==> inputs of v9 <==
// axi_gpio_expanded
module axi_gpio_expanded
#(
    parameter C_ALL_INPUTS        = 0,             
    parameter C_ALL_OUTPUTS       = 0,             
    parameter C_GPIO_WIDTH        = 32,            
    parameter C_DOUT_DEFAULT      = 32'h00000000,  
    parameter C_TRI_DEFAULT       = 32'hFFFFFFFF,  
    parameter C_IS_DUAL           = 1,             
    parameter C_ALL_INPUTS_2      = 0,             
    parameter C_ALL_OUTPUTS_2     = 0,             
    parameter C_GPIO2_WIDTH       = 32,            
    parameter C_DOUT_DEFAULT_2    = 32'h00000000,  
    parameter C_TRI_DEFAULT_2     = 32'hFFFFFFFF,  
    parameter C_INTERRUPT_PRESENT = 1              
)
(
    input logic ACLK,     
    input logic ARESETn,  
    input  logic              [8:2] AWADDR,    
    input  logic              [2:0] AWPROT,    
    input  logic                    AWVALID,   
    output logic                    AWREADY,   
    input  logic             [31:0] WDATA,   
    input  logic              [3:0] WSTRB,   
  ...
export LEC_CHECK = 0
export CAP_MARGIN = 20
export CORE_MARGIN = 2
export CORE_UTILIZATION = 64
export HOLD_SLACK_MARGIN = 0.3
export SETUP_SLACK_MARGIN = -0.13
export SLEW_MARGIN = 20
create_clock -name core_clock -period 1.74 [get_ports {ACLK}]
run.sh (not shown) runs the stock make flow with config.mk's settings and CLKGATE_MAP_FILE=.
==> v34 (differences from v9) <==
- ABC_AREA: unset -> 1
- CORE_UTILIZATION: 64 -> 23
- CTS_CLUSTER_DIAMETER: unset -> 263
- CTS_CLUSTER_SIZE: unset -> 19
- GPL_ROUTABILITY_DRIVEN: unset -> 0
- HOLD_SLACK_MARGIN: 0.3 -> 0.2
- MAX_ROUTING_LAYER: unset -> met5
- PLACE_DENSITY_LB_ADDON: unset -> 0.17
- SETUP_SLACK_MARGIN: -0.13 -> unset
- SLEW_MARGIN: 20 -> 30
==> flow/constraint.sdc (replaced) <==
create_clock -name core_clock -period 4.06 [get_ports {ACLK}]
set_input_delay 0.8120 -clock core_clock [delete_from_list [all_inputs] [get_ports {ACLK}]]
set_output_delay 0.8120 -clock core_clock [all_outputs]
set_load 0.01 [all_outputs]
==> v35 (differences from v9) <==
- CORE_UTILIZATION: 64 -> 59
- CTS_CLUSTER_SIZE: unset -> 38
- HOLD_SLACK_MARGIN: 0.3 -> 0.29
- SETUP_SLACK_MARGIN: -0.13 -> unset
==> flow/constraint.sdc (replaced) <==
create_clock -name core_clock -period 1.69 [get_ports {ACLK}]
set_input_delay 0.3380 -clock core_clock [delete_from_list [all_inputs] [get_ports {ACLK}]]
set_output_delay 0.3380 -clock core_clock [all_outputs]
set_load 0.01 [all_outputs]
==> summary of the runs <==
v35 finished but failed the layout checks on negative setup slack. v9 aborted during 5_1_grt. v34 passed the timing, DRC and antenna checks. Against v35, the final cell count of v34 is higher by 35%. Between v35 and v34, the lower sequential share of layout area is in v35 (gap 2.0 points). In area after synthesis, v35 and v9 do not differ. Against v34, the sequential power of v35 is larger by 140%. Of v35 and v34, v35 has the higher first-iteration DRC count (gap 98%, measured against v34).

==> 05-01 <==
axi_gpio_expanded again, from the RTL that the note above started with.
make LEC_CHECK=0 ABC_AREA=1 CAP_MARGIN=20 CELL_PAD_IN_SITES_GLOBAL_PLACEMENT=3 CORE_ASPECT_RATIO=0.86 CORE_MARGIN=2 CORE_UTILIZATION=48 CTS_CLUSTER_DIAMETER=263 CTS_CLUSTER_SIZE=86 GPL_ROUTABILITY_DRIVEN=0 GPL_TIMING_DRIVEN=0 HOLD_SLACK_MARGIN=0.2 MAX_ROUTING_LAYER=met4 MIN_ROUTING_LAYER=met2 PLACE_DENSITY_LB_ADDON=0.17 SETUP_SLACK_MARGIN=-0.26 SLEW_MARGIN=30 finish   # period 4.06 ns
==> inputs of 04-09, as changes to 05-01 <==
==> flow/config.mk (replaced) <==
export PLATFORM = sky130hd
export DESIGN_NAME = axi_gpio_expanded
export DESIGN_NICKNAME = axi_gpio_expanded
export VERILOG_FILES = /design/flow/design.v
export SDC_FILE = /design/flow/constraint.sdc
export NUM_CORES = 4
export LEC_CHECK = 0
export ABC_AREA = 1
export CAP_MARGIN = 25
export CELL_PAD_IN_SITES_DETAIL_PLACEMENT = 2
export CELL_PAD_IN_SITES_GLOBAL_PLACEMENT = 3
export CORE_MARGIN = 7
export CORE_UTILIZATION = 25
export GPL_ROUTABILITY_DRIVEN = 0
export GPL_TIMING_DRIVEN = 1
export HOLD_SLACK_MARGIN = 0.19
export MAX_ROUTING_LAYER = met4
export MIN_ROUTING_LAYER = met2
export SLEW_MARGIN = 20
export TNS_END_PERCENT = 40
==> flow/constraint.sdc (replaced) <==
create_clock -name core_clock -period 4.62 [get_ports {ACLK}]
set_input_delay 0.9240 -clock core_clock [delete_from_list [all_inputs] [get_ports {ACLK}]]
set_output_delay 0.9240 -clock core_clock [all_outputs]
set_load 0.01 [all_outputs]
==> results <==
- Die area: 05-01 is smaller than 04-09 (about 50%).
- 04-09 went through all stages and came out clean. 05-01 stopped in 3_1_place_gp_skip_io with FLW-0024.
- In area after synthesis, 05-01 and 04-09 do not differ.
- Synthesized cell count is the same in 04-09 and 05-01.
==> figures <==
Result of the run: 05-01 stopped before the end; 04-09 timing/DRC/antenna clean
Stage where the flow stopped: 05-01 3_1_place_gp_skip_io; 04-09 -
Sequential-to-total area share from yosys stat: 05-01 0.527; 04-09 0.527
Placeable core area: 05-01 23,400 sq um; 04-09 44,500 sq um
Xor/xnor cell area share of the yosys netlist: 05-01 0.0401; 04-09 0.0401
Horizontal die dimension: 05-01 170 microns; 04-09 227 microns
Total die size: 05-01 24,900 sq um; 04-09 51,600 sq um
Ys async rst share: 05-01 0; 04-09 0
Area leader, netlist: 05-01 sky130_fd_sc_hd__dfxtp_1; 04-09 sky130_fd_sc_hd__dfxtp_1
Area fraction in and, or, nand and nor cells: 05-01 0.153; 04-09 0.153
Summed standard-cell area reported by yosys: 05-01 11,400 sq um; 04-09 11,400 sq um
DIE HEIGHT: 05-01 147 microns; 04-09 227 microns
Ao+oa area frac: 05-01 0.168; 04-09 0.168
Dominant register cell in the synthesized netlist: 05-01 sky130_fd_sc_hd__dfxtp_1; 04-09 sky130_fd_sc_hd__dfxtp_1
Floorplan utilization: 05-01 0.485; 04-09 0.255
# Cells Yosys: 05-01 1,399; 04-09 1,399
Most frequently used cell type in the post-synthesis netlist: 05-01 sky130_fd_sc_hd__dfxtp_1; 04-09 sky130_fd_sc_hd__dfxtp_1
Site row count: 05-01 52; 04-09 77

==> wip/quartz <==
Starting RTL as in the previous note.
Settings: LEC_CHECK=0, ABC_AREA=1, CAP_MARGIN=10, CELL_PAD_IN_SITES_DETAIL_PLACEMENT=0, CELL_PAD_IN_SITES_GLOBAL_PLACEMENT=0, CORE_ASPECT_RATIO=1.25, CORE_MARGIN=2, CORE_UTILIZATION=25, CTS_CLUSTER_DIAMETER=332, GPL_ROUTABILITY_DRIVEN=0, GPL_TIMING_DRIVEN=0, HOLD_SLACK_MARGIN=0.12, MAX_ROUTING_LAYER=met4, PLACE_DENSITY_LB_ADDON=0.21, SETUP_SLACK_MARGIN=0.54, SLEW_MARGIN=0, TNS_END_PERCENT=15; clock period 3.24 ns.
==> wip/violet (differences from wip/quartz) <==
ABC_AREA = unset   (was 1)
CAP_MARGIN = 20   (was 10)
CELL_PAD_IN_SITES_DETAIL_PLACEMENT = unset   (was 0)
CELL_PAD_IN_SITES_GLOBAL_PLACEMENT = unset   (was 0)
CORE_ASPECT_RATIO = unset   (was 1.25)
CORE_UTILIZATION = 66   (was 25)
CTS_CLUSTER_DIAMETER = unset   (was 332)
CTS_CLUSTER_SIZE = 62   (was unset)
GPL_ROUTABILITY_DRIVEN = unset   (was 0)
GPL_TIMING_DRIVEN = unset   (was 0)
HOLD_SLACK_MARGIN = unset   (was 0.12)
MAX_ROUTING_LAYER = unset   (was met4)
PLACE_DENSITY_LB_ADDON = unset   (was 0.21)
SETUP_SLACK_MARGIN = unset   (was 0.54)
SLEW_MARGIN = 20   (was 0)
TNS_END_PERCENT = unset   (was 15)
==> flow/constraint.sdc (replaced) <==
create_clock -name core_clock -period 4.09 [get_ports {ACLK}]
set_input_delay 0.8180 -clock core_clock [delete_from_list [all_inputs] [get_ports {ACLK}]]
set_output_delay 0.8180 -clock core_clock [all_outputs]
set_load 0.01 [all_outputs]
==> wip/fjord (differences from wip/quartz) <==
CELL_PAD_IN_SITES_DETAIL_PLACEMENT = 2   (was 0)
CELL_PAD_IN_SITES_GLOBAL_PLACEMENT = 3   (was 0)
CORE_ASPECT_RATIO = unset   (was 1.25)
CORE_MARGIN = 7   (was 2)
CORE_UTILIZATION = 68   (was 25)
CTS_CLUSTER_DIAMETER = unset   (was 332)
HOLD_SLACK_MARGIN = unset   (was 0.12)
MIN_ROUTING_LAYER = met2   (was unset)
PLACE_DENSITY_LB_ADDON = unset   (was 0.21)
SETUP_SLACK_MARGIN = unset   (was 0.54)
SLEW_MARGIN = 20   (was 0)
TNS_END_PERCENT = unset   (was 15)
==> flow/constraint.sdc (replaced) <==
create_clock -name core_clock -period 1.74 [get_ports {ACLK}]
set_input_delay 0.3480 -clock core_clock [delete_from_list [all_inputs] [get_ports {ACLK}]]
set_output_delay 0.3480 -clock core_clock [all_outputs]
set_load 0.01 [all_outputs]
==> wip/umber (differences from wip/quartz) <==
ABC_AREA = unset   (was 1)
CAP_MARGIN = 20   (was 10)
CELL_PAD_IN_SITES_DETAIL_PLACEMENT = unset   (was 0)
CELL_PAD_IN_SITES_GLOBAL_PLACEMENT = unset   (was 0)
CORE_ASPECT_RATIO = unset   (was 1.25)
CORE_UTILIZATION = 40   (was 25)
CTS_CLUSTER_DIAMETER = unset   (was 332)
GPL_TIMING_DRIVEN = unset   (was 0)
HOLD_SLACK_MARGIN = 0.2   (was 0.12)
MAX_ROUTING_LAYER = unset   (was met4)
PLACE_DENSITY_LB_ADDON = 0.17   (was 0.21)
SETUP_SLACK_MARGIN = unset   (was 0.54)
SLEW_MARGIN = 20   (was 0)
TNS_END_PERCENT = unset   (was 15)
==> flow/constraint.sdc (replaced) <==
create_clock -name core_clock -period 5.0 [get_ports {ACLK}]
set_input_delay 1.0000 -clock core_clock [delete_from_list [all_inputs] [get_ports {ACLK}]]
set_output_delay 1.0000 -clock core_clock [all_outputs]
set_load 0.01 [all_outputs]
==> results <==
| quantity | wip/quartz | wip/fjord | wip/violet | wip/umber |
|---|---|---|---|---|
| Post-CTS Resized | 0 | - | 0 | 0 |
| Tally of max-capacitance violations | 0 | - | 0 | 0 |
| Register-to-Register Path Depth | 5 | - | 5 | 5 |
| Area of the die | 47200 µm² | 20500 µm² | 17100 µm² | 27800 µm² |
| Initial antenna violation count | 2 | - | 4 | 2 |
| Total cells reported by yosys after synthesis | 1399 | 1399 | 1070 | 1070 |
| Tightest Hold Check Type | reg2reg | - | reg2reg | reg2reg |
| Slowest-stage cell, CP | sky130_fd_sc_hd__nor2_1 | - | sky130_fd_sc_hd__clkdlybuf4s50_1 | sky130_fd_sc_hd__nor4b_1 |
| Outcome | timing/DRC/antenna clean | aborted with a tool error | timing/DRC/antenna clean | timing/DRC/antenna clean |
| Failing step | - | global placement without I/O | - | - |
| Vert. Die Dim | 242 µm | 143 µm | 131 µm | 167 µm |
| Non-clock buffer area fraction after layout | 20.3% | - | 20.2% | 19.6% |
| Diodes inserted | 2 | - | 4 | 1 |
| Global Route met3 Usage | 4.04% | - | 14.7% | 5.04% |
| Logic area | 4120 µm² | - | 4330 µm² | 4330 µm² |
| Simple-Gate Area Share | 15.3% | 15.3% | 18.9% | 18.9% |
| Largest fanout on the critical path | 10 | - | 32 | 5 |
| Net switching power | 0.00198 W | - | 0.00140 W | 0.00115 W |
| Part of the Yosys area used for sequential elements | 52.7% | 52.7% | 56.4% | 56.4% |
| Clock network power | 0.00404 W | - | 0.00271 W | 0.00249 W |
| Worst-case setup slack after placement | 0.354 ns | - | 1.02 ns | 1.66 ns |
| Uppermost layer routed | met4 | - | met4 | met5 |
| Number of non-clock buffers | 358 | - | 295 | 293 |
| Core box area | 45000 µm² | 16500 µm² | 15800 µm² | 26100 µm² |
| Clock edge transition at the registers on the reported setup and hold paths | 0.06 ns | - | 0.06 ns | 0.06 ns |
| Setup-failing EPs final | 0 | - | 0 | 0 |
| Kind of critical path | in2reg | - | in2reg | in2reg |

==> inputs of trial 50 <==
Starting RTL as in the previous note.
Settings: LEC_CHECK=0, ABC_AREA=0, CAP_MARGIN=20, CELL_PAD_IN_SITES_DETAIL_PLACEMENT=0, CELL_PAD_IN_SITES_GLOBAL_PLACEMENT=0, CORE_ASPECT_RATIO=1.01, CORE_MARGIN=2, CORE_UTILIZATION=70, CTS_CLUSTER_DIAMETER=358, CTS_CLUSTER_SIZE=15, GPL_ROUTABILITY_DRIVEN=0, GPL_TIMING_DRIVEN=1, MAX_ROUTING_LAYER=met5, SLEW_MARGIN=20; clock period 1.73 ns.
==> build 91: changes against trial 50 <==
Settings changed: ABC_AREA 0 to default, CELL_PAD_IN_SITES_DETAIL_PLACEMENT 0 to default, CELL_PAD_IN_SITES_GLOBAL_PLACEMENT 0 to default, CORE_ASPECT_RATIO 1.01 to default, CORE_UTILIZATION 70 to 40, CTS_CLUSTER_DIAMETER 358 to default, CTS_CLUSTER_SIZE 15 to default, GPL_ROUTABILITY_DRIVEN 0 to default, GPL_TIMING_DRIVEN 1 to default, MAX_ROUTING_LAYER met5 to default.
==> flow/constraint.sdc (replaced) <==
create_clock -name core_clock -period 5.28 [get_ports {ACLK}]
set_input_delay 1.0560 -clock core_clock [delete_from_list [all_inputs] [get_ports {ACLK}]]
set_output_delay 1.0560 -clock core_clock [all_outputs]
set_load 0.01 [all_outputs]
==> trial 22: changes against trial 50 <==
Settings changed: CORE_ASPECT_RATIO 1.01 to 0.99, CORE_UTILIZATION 70 to 67, CTS_CLUSTER_DIAMETER 358 to default, CTS_CLUSTER_SIZE 15 to 37.
==> flow/constraint.sdc (replaced) <==
create_clock -name core_clock -period 1.87 [get_ports {ACLK}]
set_input_delay 0.3740 -clock core_clock [delete_from_list [all_inputs] [get_ports {ACLK}]]
set_output_delay 0.3740 -clock core_clock [all_outputs]
set_load 0.01 [all_outputs]
==> results.cfg <==
; generated from flow reports
[die]
fp.dieW_um = 166.8
initCoreUtil_pct = 40.71
io_pins = 297
rows = 59
chipHeight_um = 166.8

[route]
wl_per_cell_um = 19.59

[place]
place_hpwl_um = 24380
dpl_cell_area_mm2 = 0.01368
place_ws_ps = 1706
dp.cells = 1639

[yosys]
ys_seq_share_pct = 56.43

[power_and_ir_drop]
pg_clk_w = 0.00222

[outcome]
status = finished clean

[layout]
n_clock_buffer = 49

[timing]
hold_viol = 0

[grt]
grt_pass1_wl_um = 49860
Source of the figures above: build 91

==> results.cfg <==
; implementation run metrics
[yosys]
ys.flops = 299
ys_seq_share_pct = 56.43

[die]
rows = 45
chipHeight_um = 127.7
initCoreUtil_pct = 71.09
fp.dieW_um = 126.5
io_pins = 297

[place]
dpl_cell_area_mm2 = 0.01396
dp.cells = 1541
place_ws_ps = -677.4
place_hpwl_um = 26370

[outcome]
status = did not finish
haltStage = clock tree synthesis (4_1_cts)
firstError = [ERROR DPL-0038] Utilization greater than 100%, impossible to legalize
Source of the figures above: trial 50

==> results.cfg <==
; implementation run metrics
[outcome]
status = did not finish
haltStage = global routing (5_1_grt)
firstError = [ERROR GRT-0116] Global routing finished with congestion. Check the congestion regions in the DRC Viewer.

[place]
dp.cells = 1558
place_hpwl_um = 25890
place_ws_ps = -535.2
dpl_cell_area_mm2 = 0.01395

[clocking]
cts_hold_buf = 0
root_buffer = clkbuf_16

[yosys]
ys_seq_share_pct = 56.43
ys_sh_simple_pct = 18.93

[die]
io_pins = 297
fp.dieW_um = 130.5
Source of the figures above: trial 22


==> run a <==
axi_gpio_expanded again, from the RTL that the note above started with.
==> flow/config.mk <==
export PLATFORM = sky130hd
export DESIGN_NAME = axi_gpio_expanded
export DESIGN_NICKNAME = axi_gpio_expanded
export VERILOG_FILES = /design/flow/design.v
export SDC_FILE = /design/flow/constraint.sdc
export NUM_CORES = 4
export LEC_CHECK = 0
export CAP_MARGIN = 20
export CELL_PAD_IN_SITES_DETAIL_PLACEMENT = 0
export CELL_PAD_IN_SITES_GLOBAL_PLACEMENT = 3
export CORE_ASPECT_RATIO = 1.56
export CORE_MARGIN = 2
export CORE_UTILIZATION = 65
export CTS_CLUSTER_DIAMETER = 125
export GPL_TIMING_DRIVEN = 1
export HOLD_SLACK_MARGIN = 0.18
export PLACE_DENSITY_LB_ADDON = 0.1
export SETUP_SLACK_MARGIN = -0.18
export SLEW_MARGIN = 10
export TNS_END_PERCENT = 60
==> flow/constraint.sdc <==
create_clock -name core_clock -period 3.42 [get_ports {ACLK}]
set_input_delay 0.6840 -clock core_clock [delete_from_list [all_inputs] [get_ports {ACLK}]]
set_output_delay 0.6840 -clock core_clock [all_outputs]
set_load 0.01 [all_outputs]
==> run b: changes against run a <==
Settings changed: CELL_PAD_IN_SITES_DETAIL_PLACEMENT 0 to not set, CELL_PAD_IN_SITES_GLOBAL_PLACEMENT 3 to not set, CORE_ASPECT_RATIO 1.56 to not set, CORE_UTILIZATION 65 to 30, CTS_CLUSTER_DIAMETER 125 to not set, GPL_TIMING_DRIVEN 1 to not set, HOLD_SLACK_MARGIN 0.18 to not set, PLACE_DENSITY_LB_ADDON 0.1 to not set, SETUP_SLACK_MARGIN -0.18 to not set, SLEW_MARGIN 10 to 20, TNS_END_PERCENT 60 to not set.
==> flow/constraint.sdc (replaced) <==
create_clock -name core_clock -period 3.04 [get_ports {ACLK}]
set_input_delay 0.6080 -clock core_clock [delete_from_list [all_inputs] [get_ports {ACLK}]]
set_output_delay 0.6080 -clock core_clock [all_outputs]
set_load 0.01 [all_outputs]
==> job_summary.md <==
### Metrics collected by this job

| Metric | Value |
|---|---|
| Die Ht | `164 um` |
| Core area | `0.0160 mm2` |
| Top cells by instance count after synthesis | `dfxtp_1 (299), nand2_1 (270), a21oi_1 (135)` |
| Die area | `approximately 0.017 mm2` |
| Mux area share | `7.05%` |
| YS chip area | `0.0106 mm2` |
| Rows | `58` |
| Yosys adder share | `0%` |
| Ys flops | `299` |
| Status | `did not finish` |
| Exit stage | `global placement without I/O (3_1_place_gp_skip_io)` |
| Initial Util | `between 60 and 70%` |
| Tool error | `[ERROR FLW-0024] Place density exceeds 1.0 (current PLACE_DENSITY_LB_ADDON =  0.1). Please check if the value of  PLACE_DENSITY_LB_ADDON is between 0 and 0.99.` |
[end of results for run a]
==> job_summary.md <==
### Yosys + OpenROAD results

| Metric | Value |
|---|---|
| Status | `finished clean` |
| Die area | `0.0369 mm2` |
| Initial Util | `between 30% and 40%` |
| Mux area share | `7.05%` |
| Yosys adder share | `0%` |
| Core area | `around 0.035 mm2` |
| Die Ht | `between 150 and 200 um` |
| Ys flops | `299` |
[end of results for run b]
Power is estimated from default activity; no workload was simulated.
